## v10
## DataAggregator
module DataAggregator(
           clk, reset, bit1, bit2, bit3, bit4, read_index_yaxis, read_index_xaxis,
           out_data_yaxis, out_data_xaxis, finished
       );
==> flow/config.mk <==
export PLATFORM = sky130hd
export DESIGN_NAME = DataAggregator
export DESIGN_NICKNAME = DataAggregator
export VERILOG_FILES = /design/flow/design.v
export SDC_FILE = /design/flow/constraint.sdc
export NUM_CORES = 4
export LEC_CHECK = 0
export CAP_MARGIN = 20
export CORE_MARGIN = 2
export CORE_UTILIZATION = 66
export SETUP_SLACK_MARGIN = 1.72
export SLEW_MARGIN = 20
==> flow/constraint.sdc <==
create_clock -name core_clock -period 6.47 [get_ports {clk}]
set_input_delay 1.2940 -clock core_clock [delete_from_list [all_inputs] [get_ports {clk}]]
set_output_delay 1.2940 -clock core_clock [all_outputs]
set_load 0.01 [all_outputs]
run.sh (not shown) runs the stock make flow with config.mk's settings and CLKGATE_MAP_FILE=.
Input changes introduced in v22 (baseline for comparison: v10):
-- flow/config.mk --
<<< v10, line 10
export CORE_UTILIZATION = 66
export SETUP_SLACK_MARGIN = 1.72
>>> v22, line 10
export CORE_UTILIZATION = 17
export PLACE_DENSITY = 0.6
==> flow/constraint.sdc <==
create_clock -name core_clock -period 8.06 [get_ports {clk}]
set_input_delay 1.6120 -clock core_clock [delete_from_list [all_inputs] [get_ports {clk}]]
set_output_delay 1.6120 -clock core_clock [all_outputs]
set_load 0.01 [all_outputs]
==> results <==
- v22 completed end to end with timing, DRC and antenna clean.
- The flow did not stop early for v10: all stages ran, and the layout cleared the timing, design-rule and antenna checks.
- Summary of v22 over v10: transition time at the pin with the least slew margin moved down; hold slack has increased; share of the clock period used by the worst path after layout fell 0.49 points; synthesis-to-finish area growth increased 4.8 points; overall chip area has increased.
- Any difference in footprint of the flip-flops and latches between v10 and v22 is small enough to ignore.
- The final instance area in v22 sits 4.3% above the value recorded for v10.
- Relative to v10, number of standard cells in the layout, taps in and fillers out increased by 11,000 in v22.
- [compare] base=v10 new=v22: average wire length per cell after detail routing lost about 40%, worst setup slack moved up.
Relative to v22, the following input files were edited for v56:
-- flow/config.mk --
<<< v22, line 10
export CORE_UTILIZATION = 17
export PLACE_DENSITY = 0.6
>>> v56, line 10
export CORE_UTILIZATION = 72
export SETUP_SLACK_MARGIN = 1.29
==> flow/constraint.sdc <==
create_clock -name core_clock -period 5.3 [get_ports {clk}]
set_input_delay 1.0600 -clock core_clock [delete_from_list [all_inputs] [get_ports {clk}]]
set_output_delay 1.0600 -clock core_clock [all_outputs]
set_load 0.01 [all_outputs]
Notes after the runs:
v56 reached the end of the flow, and the finished layout is clean on the timing, design-rule and antenna checks.
v22 vs v56, source of the critical timing path: read_index_xaxis[0] vs read_index_yaxis[0]
v56: number of vias after detailed routing 5.4% above v22
Diff v56 and v22: placer's final routability congestion estimate lower in v22
Looking at combinational share of power, v56 sits above v22.
--- input diff v56..v55 ---
-- flow/config.mk --
<<< v56, line 8
export CAP_MARGIN = 20
>>> v55, line 8
export CAP_MARGIN = 40
<<< v56, line 11
export SETUP_SLACK_MARGIN = 1.29
>>> v55, line 11
export CTS_CLUSTER_SIZE = 72
export PLACE_DENSITY_LB_ADDON = 0.29
==> flow/constraint.sdc <==
create_clock -name core_clock -period 4.47 [get_ports {clk}]
set_input_delay 0.8940 -clock core_clock [delete_from_list [all_inputs] [get_ports {clk}]]
set_output_delay 0.8940 -clock core_clock [all_outputs]
set_load 0.01 [all_outputs]
==> results <==
Finished, but not clean: v55, with negative setup slack.
[compare] base=v56 new=v55: wire length of the first global-routing pass shows an increase of about 4%, met3 track demand over resource in global routing shows an increase of 1.4 points.
Reported for v55 and v56, sequential cell count turned out identical to the last digit.
Against v56, v55 comes in 0.46 points higher on layout-stage area growth over the synthesis result.

========
The RTL this note starts from:
==> flow/design.v <==
module DataAggregator(
           clk, reset, bit1, bit2, bit3, bit4, read_index_yaxis, read_index_xaxis,
           out_data_yaxis, out_data_xaxis, finished
       );
localparam MODE_WAIT_START = 0;
localparam MODE_WAIT_CHANNEL = 1;
localparam MODE_WAIT_DATA = 2;
localparam MODE_ASSIGN_DATA = 3;
input clk, reset;
input bit1, bit2, bit3, bit4;  
input [6:0] read_index_yaxis, read_index_xaxis;
output [15:0] out_data_yaxis;  
output [15:0] out_data_xaxis;  
output finished;
reg [15:0] data_yaxis [0:127];
reg [15:0] data_xaxis [0:127];
reg [15:0] bit1_data_buffer, bit2_data_buffer, bit3_data_buffer, bit4_data_buffer;
reg [3:0] bit1_data_buffer_index, bit2_data_buffer_index, bit3_data_buffer_index, bit4_data_buffer_index;
reg [4:0] data_index_yaxis1, data_index_yaxis2, data_index_yaxis3, data_index_yaxis4;
reg [4:0] data_index_xaxis1, data_index_xaxis2, data_index_xaxis3, data_index_xaxis4;
reg data_yaxis1_valid, data_yaxis2_valid, data_yaxis3_valid, data_yaxis4_valid;
reg data_xaxis1_valid, data_xaxis2_valid, data_xaxis3_valid, data_xaxis4_valid;
reg channel_bit1, channel_bit2, channel_bit3, channel_bit4;
reg [1:0] mode_bit1, mode_bit2, mode_bit3, mode_bit4;
wire data_yaxis_valid, data_xaxis_valid;
integer i;
always @(posedge clk) begin
    if (reset) begin
        for (i = 0; i < 128; i = i + 1) begin
            data_yaxis[i] <= 0;
            data_xaxis[i] <= 0;
        end
        bit1_data_buffer <= 0;
        bit2_data_buffer <= 0;
        bit3_data_buffer <= 0;
        bit4_data_buffer <= 0;
        bit1_data_buffer_index <= 0;
        bit2_data_buffer_index <= 0;
        bit3_data_buffer_index <= 0;
        bit4_data_buffer_index <= 0;
        data_index_yaxis1 <= 31;
        data_index_yaxis2 <= 31;
        data_index_yaxis3 <= 31;
        data_index_yaxis4 <= 31;
        data_index_xaxis1 <= 31;
        data_index_xaxis2 <= 31;
        data_index_xaxis3 <= 31;
        data_index_xaxis4 <= 31;
        data_yaxis1_valid <= 0;
        data_yaxis2_valid <= 0;
        data_yaxis3_valid <= 0;
        data_yaxis4_valid <= 0;
        data_xaxis1_valid <= 0;
        data_xaxis2_valid <= 0;
        data_xaxis3_valid <= 0;
        data_xaxis4_valid <= 0;
        channel_bit1 <= 0;
        channel_bit2 <= 0;
        channel_bit3 <= 0;
        channel_bit4 <= 0;
        mode_bit1 <= MODE_WAIT_START;
        mode_bit2 <= MODE_WAIT_START;
        mode_bit3 <= MODE_WAIT_START;
        mode_bit4 <= MODE_WAIT_START;
    end else begin
        if (mode_bit1 == MODE_WAIT_START) begin
            if (bit1) begin
                mode_bit1 <= MODE_WAIT_CHANNEL;
            end
        end else if (mode_bit1 == MODE_WAIT_CHANNEL) begin
            channel_bit1 <= bit1;
            mode_bit1 <= MODE_WAIT_DATA;
            bit1_data_buffer_index <= 15;
        end else if (mode_bit1 == MODE_WAIT_DATA) begin
            bit1_data_buffer[bit1_data_buffer_index] <= bit1;
            if (bit1_data_buffer_index >= 1) begin
                bit1_data_buffer_index <= bit1_data_buffer_index - 1;
            end else begin
                mode_bit1 <= MODE_ASSIGN_DATA;
            end
        end else if (mode_bit1 == MODE_ASSIGN_DATA) begin
            mode_bit1 <= MODE_WAIT_START;
            if (channel_bit1 == 0) begin  
                data_yaxis[data_index_yaxis1] <= bit1_data_buffer;
                if (data_index_yaxis1 >= 1) begin
                    data_index_yaxis1 <= data_index_yaxis1 - 1;
                    data_yaxis1_valid <= 0;
                end else begin
                    data_index_yaxis1 <= 31;
                    data_yaxis1_valid <= 1;
                end
            end else begin  
                data_yaxis[32 + data_index_yaxis2] <= bit1_data_buffer;
                if (data_index_yaxis2 >= 1) begin
                    data_index_yaxis2 <= data_index_yaxis2 - 1;
                    data_yaxis2_valid <= 0;
                end else begin
                    data_index_yaxis2 <= 31;
                    data_yaxis2_valid <= 1;
                end
            end
        end
        if (mode_bit2 == MODE_WAIT_START) begin
            if (bit2) begin
                mode_bit2 <= MODE_WAIT_CHANNEL;
            end
        end else if (mode_bit2 == MODE_WAIT_CHANNEL) begin
            channel_bit2 <= bit2;
            mode_bit2 <= MODE_WAIT_DATA;
            bit2_data_buffer_index <= 15;
        end else if (mode_bit2 == MODE_WAIT_DATA) begin
            bit2_data_buffer[bit2_data_buffer_index] <= bit2;
            if (bit2_data_buffer_index >= 1) begin
                bit2_data_buffer_index <= bit2_data_buffer_index - 1;
            end else begin
                mode_bit2 <= MODE_ASSIGN_DATA;
            end
        end else if (mode_bit2 == MODE_ASSIGN_DATA) begin
            mode_bit2 <= MODE_WAIT_START;
            if (channel_bit2 == 0) begin  
                data_yaxis[64 + data_index_yaxis3] <= bit2_data_buffer;
                if (data_index_yaxis3 >= 1) begin
                    data_index_yaxis3 <= data_index_yaxis3 - 1;
                    data_yaxis3_valid <= 0;
                end else begin
                    data_index_yaxis3 <= 31;
                    data_yaxis3_valid <= 1;
                end
            end else begin  
                data_yaxis[96 + data_index_yaxis4] <= bit2_data_buffer;
                if (data_index_yaxis4 >= 1) begin
                    data_index_yaxis4 <= data_index_yaxis4 - 1;
                    data_yaxis4_valid <= 0;
                end else begin
                    data_index_yaxis4 <= 31;
                    data_yaxis4_valid <= 1;
                end
            end
        end
        if (mode_bit3 == MODE_WAIT_START) begin
            if (bit3) begin
                mode_bit3 <= MODE_WAIT_CHANNEL;
            end
        end else if (mode_bit3 == MODE_WAIT_CHANNEL) begin
            channel_bit3 <= bit3;
            mode_bit3 <= MODE_WAIT_DATA;
            bit3_data_buffer_index <= 15;
        end else if (mode_bit3 == MODE_WAIT_DATA) begin
            bit3_data_buffer[bit3_data_buffer_index] <= bit3;
            if (bit3_data_buffer_index >= 1) begin
                bit3_data_buffer_index <= bit3_data_buffer_index - 1;
            end else begin
                mode_bit3 <= MODE_ASSIGN_DATA;
            end
        end else if (mode_bit3 == MODE_ASSIGN_DATA) begin
            mode_bit3 <= MODE_WAIT_START;
            if (channel_bit3 == 0) begin  
                data_xaxis[data_index_xaxis1] <= bit3_data_buffer;
                if (data_index_xaxis1 >= 1) begin
                    data_index_xaxis1 <= data_index_xaxis1 - 1;
                    data_xaxis1_valid <= 0;
                end else begin
                    data_index_xaxis1 <= 31;
                    data_xaxis1_valid <= 1;
                end
            end else begin  
                data_xaxis[32 + data_index_xaxis2] <= bit3_data_buffer;
                if (data_index_xaxis2 >= 1) begin
                    data_index_xaxis2 <= data_index_xaxis2 - 1;
                    data_xaxis2_valid <= 0;
                end else begin
                    data_index_xaxis2 <= 31;
                    data_xaxis2_valid <= 1;
                end
            end
        end
        if (mode_bit4 == MODE_WAIT_START) begin
            if (bit4) begin
                mode_bit4 <= MODE_WAIT_CHANNEL;
            end
        end else if (mode_bit4 == MODE_WAIT_CHANNEL) begin
            channel_bit4 <= bit4;
            mode_bit4 <= MODE_WAIT_DATA;
            bit4_data_buffer_index <= 15;
        end else if (mode_bit4 == MODE_WAIT_DATA) begin
            bit4_data_buffer[bit4_data_buffer_index] <= bit4;
            if (bit4_data_buffer_index >= 1) begin
                bit4_data_buffer_index <= bit4_data_buffer_index - 1;
            end else begin
                mode_bit4 <= MODE_ASSIGN_DATA;
            end
        end else if (mode_bit4 == MODE_ASSIGN_DATA) begin
            mode_bit4 <= MODE_WAIT_START;
            if (channel_bit4 == 0) begin  
                data_xaxis[64 + data_index_xaxis3] <= bit4_data_buffer;
                if (data_index_xaxis3 >= 1) begin
                    data_index_xaxis3 <= data_index_xaxis3 - 1;
                    data_xaxis3_valid <= 0;
                end else begin
                    data_index_xaxis3 <= 31;
                    data_xaxis3_valid <= 1;
                end
            end else begin  
                data_xaxis[96 + data_index_xaxis4] <= bit4_data_buffer;
                if (data_index_xaxis4 >= 1) begin
                    data_index_xaxis4 <= data_index_xaxis4 - 1;
                    data_xaxis4_valid <= 0;
                end else begin
                    data_index_xaxis4 <= 31;
                    data_xaxis4_valid <= 1;
                end
            end
        end
    end
end
assign out_data_yaxis = data_yaxis[read_index_yaxis];
assign out_data_xaxis = data_xaxis[read_index_xaxis];
assign data_yaxis_valid = (data_yaxis1_valid && data_yaxis2_valid && data_yaxis3_valid && data_yaxis4_valid);
assign data_xaxis_valid = (data_xaxis1_valid && data_xaxis2_valid && data_xaxis3_valid && data_xaxis4_valid);
assign finished = (data_yaxis_valid && data_xaxis_valid);
endmodule
==> flow/config.mk <==
export PLATFORM = sky130hd
export DESIGN_NAME = DataAggregator
export DESIGN_NICKNAME = DataAggregator
export VERILOG_FILES = /design/flow/design.v
export SDC_FILE = /design/flow/constraint.sdc
export NUM_CORES = 4
export LEC_CHECK = 0
export CAP_MARGIN = 20
export CORE_MARGIN = 2
export CORE_UTILIZATION = 66
export SETUP_SLACK_MARGIN = -0.54
export SLEW_MARGIN = 20
==> flow/constraint.sdc <==
create_clock -name core_clock -period 7.2 [get_ports {clk}]
set_input_delay 1.4400 -clock core_clock [delete_from_list [all_inputs] [get_ports {clk}]]
set_output_delay 1.4400 -clock core_clock [all_outputs]
set_load 0.01 [all_outputs]
Next try:
--- a/flow/config.mk
+++ b/flow/config.mk
@@ -9,4 +9,6 @@
 export CORE_MARGIN = 2
-export CORE_UTILIZATION = 66
-export SETUP_SLACK_MARGIN = -0.54
+export CORE_UTILIZATION = 40
+export CTS_CLUSTER_SIZE = 97
+export HOLD_SLACK_MARGIN = 0.23
+export MAX_ROUTING_LAYER = met4
 export SLEW_MARGIN = 20
==> flow/constraint.sdc (replaced) <==
create_clock -name core_clock -period 10.0 [get_ports {clk}]
set_input_delay 2.0000 -clock core_clock [delete_from_list [all_inputs] [get_ports {clk}]]
set_output_delay 2.0000 -clock core_clock [all_outputs]
set_load 0.01 [all_outputs]
Sequential cell count does not change.
Total power came out lower by about 27%.
Wire length came out higher by 6.3%.
Via count came out lower by 1.4%.
Hold slack is worse by 0.0040 ns.
Clock skew hardly moves.
Setup slack is better by 1.4 ns.
Global-route usage came out lower by 12 points.
Clock-buffer cell count came out lower by 7.
Combinational power came out lower by about 28%.
Area after synthesis is unchanged.
Next try:
--- a/flow/config.mk
+++ b/flow/config.mk
@@ -9,6 +9,6 @@
 export CORE_MARGIN = 2
-export CORE_UTILIZATION = 40
-export CTS_CLUSTER_SIZE = 97
-export HOLD_SLACK_MARGIN = 0.23
-export MAX_ROUTING_LAYER = met4
+export CORE_UTILIZATION = 72
+export CTS_CLUSTER_SIZE = 70
+export PLACE_DENSITY_LB_ADDON = 0.0
+export SETUP_SLACK_MARGIN = 1.42
 export SLEW_MARGIN = 20
==> flow/constraint.sdc (replaced) <==
create_clock -name core_clock -period 5.35 [get_ports {clk}]
set_input_delay 1.0700 -clock core_clock [delete_from_list [all_inputs] [get_ports {clk}]]
set_output_delay 1.0700 -clock core_clock [all_outputs]
set_load 0.01 [all_outputs]
Outcome:
- The changed run ran to the end with no violations
- setup slack got worse by 1.8 ns
- design area came out higher slightly
- routed wire length went down by a few percent
- clock skew went up by 0.0072 ns
- global-route usage goes up by 16 points
- worst hold slack gains 0.018 ns
- clock power is higher by well over a third
- utilization is higher by 36 points
- synthesized area is unchanged
- critical path depth rises by 1
- power went up by well over a third
Next try:
--- a/flow/config.mk
+++ b/flow/config.mk
@@ -10,5 +10,5 @@
 export CORE_UTILIZATION = 72
-export CTS_CLUSTER_SIZE = 70
-export PLACE_DENSITY_LB_ADDON = 0.0
-export SETUP_SLACK_MARGIN = 1.42
+export HOLD_SLACK_MARGIN = -0.04
+export PLACE_DENSITY = 0.64
+export SETUP_SLACK_MARGIN = -0.54
 export SLEW_MARGIN = 20
==> flow/constraint.sdc (replaced) <==
create_clock -name core_clock -period 7.2 [get_ports {clk}]
set_input_delay 1.4400 -clock core_clock [delete_from_list [all_inputs] [get_ports {clk}]]
set_output_delay 1.4400 -clock core_clock [all_outputs]
set_load 0.01 [all_outputs]
=> The new run ran to the end with no violations. Routed wire length falls by 4.7%. Final area falls by 2.2%. Setup slack improved by 0.46 ns. Register-to-register slack improved by 1.3 ns. Die size is unchanged. Synthesized area does not change. Critical path depth falls by 1.
Power is estimated from default activity; no workload was simulated.
